==> job 8295: inputs <==
==> flow/design.v <==
module cordic #(
    parameter data_width = 16,
    parameter iterations = 15
    )(
    input clk,
    input reset_n,
    input logic signed [data_width-1:0] angle,
    input logic signed [data_width-1:0] x_i,
    input logic signed [data_width-1:0] y_i,
    output logic signed [data_width-1:0] cos,
    output logic signed [data_width-1:0] sin,
    input valid_in,
    output logic valid_out
    );
    logic signed [data_width-1:0] atan_table [0:iterations-1];
    assign atan_table[0]  = 'd12867;   
    assign atan_table[1]  = 'd7596;    
    assign atan_table[2]  = 'd4013;    
    assign atan_table[3]  = 'd2037;    
    assign atan_table[4]  = 'd1021;    
    assign atan_table[5]  = 'd511;     
    assign atan_table[6]  = 'd256;     
    assign atan_table[7]  = 'd128;     
    assign atan_table[8]  = 'd64;      
    assign atan_table[9]  = 'd32;      
    assign atan_table[10] = 'd16;      
    assign atan_table[11] = 'd8;       
    assign atan_table[12] = 'd4;       
    assign atan_table[13] = 'd2;       
    assign atan_table[14] = 'd1;       
    logic signed [data_width-1:0] x [0:iterations], y [0:iterations], z [0:iterations];
    logic [$clog2(iterations)-1:0] iteration;
    logic valid_pipe [0:iterations];
    always_ff @(posedge clk or negedge reset_n) begin
        if (!reset_n) begin
            x[0] <= 0;
            y[0] <= 0;
            z[0] <= 0;
            valid_pipe[0] <= 0;
        end else if (valid_in) begin
            case (angle[15:14])
                2'b00: begin
                    x[0] <= x_i;
                    y[0] <= y_i;
                    z[0] <= angle;
                end
                2'b01: begin
                    x[0] <= -y_i;
                    y[0] <= x_i;
                    z[0] <= {2'b00, angle[13:0]};
                end
                2'b10: begin
                    x[0] <= -x_i;
                    y[0] <= -y_i;
                    z[0] <= {2'b11, angle[13:0]};
                end
                2'b11: begin
                    x[0] <= y_i;
                    y[0] <= -x_i;
                    z[0] <= -angle;
                end
            endcase
            valid_pipe[0] <= 1;
        end else begin
            valid_pipe[0] <= 0;
        end
    end
    genvar i;
    generate
        for (i = 0; i < iterations; i = i + 1) begin : cordic_pipeline
            always_ff @(posedge clk or negedge reset_n) begin
                if (!reset_n) begin
                    x[i+1] <= 0;
                    y[i+1] <= 0;
                    z[i+1] <= 0;
                    valid_pipe[i+1] <= 0;
                end else if (valid_pipe[i]) begin
                    if (z[i] < 0) begin
                        x[i+1] <= x[i] + (y[i] >>> i);
                        y[i+1] <= y[i] - (x[i] >>> i);
                        z[i+1] <= z[i] + atan_table[i];
                    end else begin
                        x[i+1] <= x[i] - (y[i] >>> i);
                        y[i+1] <= y[i] + (x[i] >>> i);
                        z[i+1] <= z[i] - atan_table[i];
                    end
                    valid_pipe[i+1] <= 1;
                end else begin
                    valid_pipe[i+1] <= 0;
                end
            end
        end
    endgenerate
    assign cos = x[iterations];
    assign sin = y[iterations];
    assign valid_out = valid_pipe[iterations];
endmodule
==> flow/run.sh <==
#!/bin/bash
# the make line also repeats each setting of config.mk as NAME=value (left out here)
make -C /OpenROAD-flow-scripts/flow DESIGN_CONFIG=/design/flow/config.mk WORK_HOME=/design/flow/orfs CLKGATE_MAP_FILE= finish
==> flow/config.mk <==
export PLATFORM = sky130hd
export DESIGN_NAME = cordic
export DESIGN_NICKNAME = cordic
export VERILOG_FILES = /design/flow/design.v
export SDC_FILE = /design/flow/constraint.sdc
export NUM_CORES = 4
export LEC_CHECK = 0
export CAP_MARGIN = 20
export CELL_PAD_IN_SITES_GLOBAL_PLACEMENT = 3
export CORE_MARGIN = 2
export CORE_UTILIZATION = 31
export CTS_CLUSTER_DIAMETER = 44
export GPL_TIMING_DRIVEN = 1
export HOLD_SLACK_MARGIN = -0.04
export MAX_ROUTING_LAYER = met4
export SETUP_SLACK_MARGIN = -0.19
export SLEW_MARGIN = 15
export TNS_END_PERCENT = 50
==> flow/constraint.sdc <==
create_clock -name core_clock -period 2.45 [get_ports {clk}]
set_input_delay 0.4900 -clock core_clock [delete_from_list [all_inputs] [get_ports {clk}]]
set_output_delay 0.4900 -clock core_clock [all_outputs]
set_load 0.01 [all_outputs]
==> job 6278 (differences from job 8295) <==
==> flow/config.mk (replaced) <==
export PLATFORM = sky130hd
export DESIGN_NAME = cordic
export DESIGN_NICKNAME = cordic
export VERILOG_FILES = /design/flow/design.v
export SDC_FILE = /design/flow/constraint.sdc
export NUM_CORES = 4
export LEC_CHECK = 0
export CAP_MARGIN = 20
export CORE_MARGIN = 2
export CORE_UTILIZATION = 72
export PLACE_DENSITY_LB_ADDON = 0.23
export SETUP_SLACK_MARGIN = 0.91
export SLEW_MARGIN = 20
==> flow/constraint.sdc (replaced) <==
create_clock -name core_clock -period 3.09 [get_ports {clk}]
set_input_delay 0.6180 -clock core_clock [delete_from_list [all_inputs] [get_ports {clk}]]
set_output_delay 0.6180 -clock core_clock [all_outputs]
set_load 0.01 [all_outputs]
==> job 925 (differences from job 8295) <==
==> flow/config.mk (replaced) <==
export PLATFORM = sky130hd
export DESIGN_NAME = cordic
export DESIGN_NICKNAME = cordic
export VERILOG_FILES = /design/flow/design.v
export SDC_FILE = /design/flow/constraint.sdc
export NUM_CORES = 4
export LEC_CHECK = 0
export CAP_MARGIN = 20
export CELL_PAD_IN_SITES_GLOBAL_PLACEMENT = 0
export CORE_MARGIN = 2
export CORE_UTILIZATION = 66
export CTS_CLUSTER_DIAMETER = 44
export GPL_TIMING_DRIVEN = 1
export HOLD_SLACK_MARGIN = -0.04
export MAX_ROUTING_LAYER = met5
export SETUP_SLACK_MARGIN = -0.19
export SLEW_MARGIN = 20
export TNS_END_PERCENT = 50
==> flow/constraint.sdc (replaced) <==
create_clock -name core_clock -period 3.32 [get_ports {clk}]
set_input_delay 0.6640 -clock core_clock [delete_from_list [all_inputs] [get_ports {clk}]]
set_output_delay 0.6640 -clock core_clock [all_outputs]
set_load 0.01 [all_outputs]
==> job 6581 (differences from job 8295) <==
==> flow/config.mk (replaced) <==
export PLATFORM = sky130hd
export DESIGN_NAME = cordic
export DESIGN_NICKNAME = cordic
export VERILOG_FILES = /design/flow/design.v
export SDC_FILE = /design/flow/constraint.sdc
export NUM_CORES = 4
export LEC_CHECK = 0
export CAP_MARGIN = 20
export CORE_MARGIN = 2
export CORE_UTILIZATION = 71
export CTS_CLUSTER_DIAMETER = 215
export SLEW_MARGIN = 20
==> flow/constraint.sdc (replaced) <==
create_clock -name core_clock -period 3.26 [get_ports {clk}]
set_input_delay 0.6520 -clock core_clock [delete_from_list [all_inputs] [get_ports {clk}]]
set_output_delay 0.6520 -clock core_clock [all_outputs]
set_load 0.01 [all_outputs]
==> comparison <==
- The lowest first-iteration DRC count belongs to job 8295, the highest to job 6581.
- Routed wire length: job 925 < job 6581 < job 8295.
- Cell count: job 6581 is higher than job 925 (0.71%).
- Job 6278 stopped in global routing (5_1_grt). Job 925 completed, yet does not pass: negative setup slack. Job 8295 completed and failed the layout checks on negative setup slack. Job 6581 finished but failed the layout checks on negative setup slack.
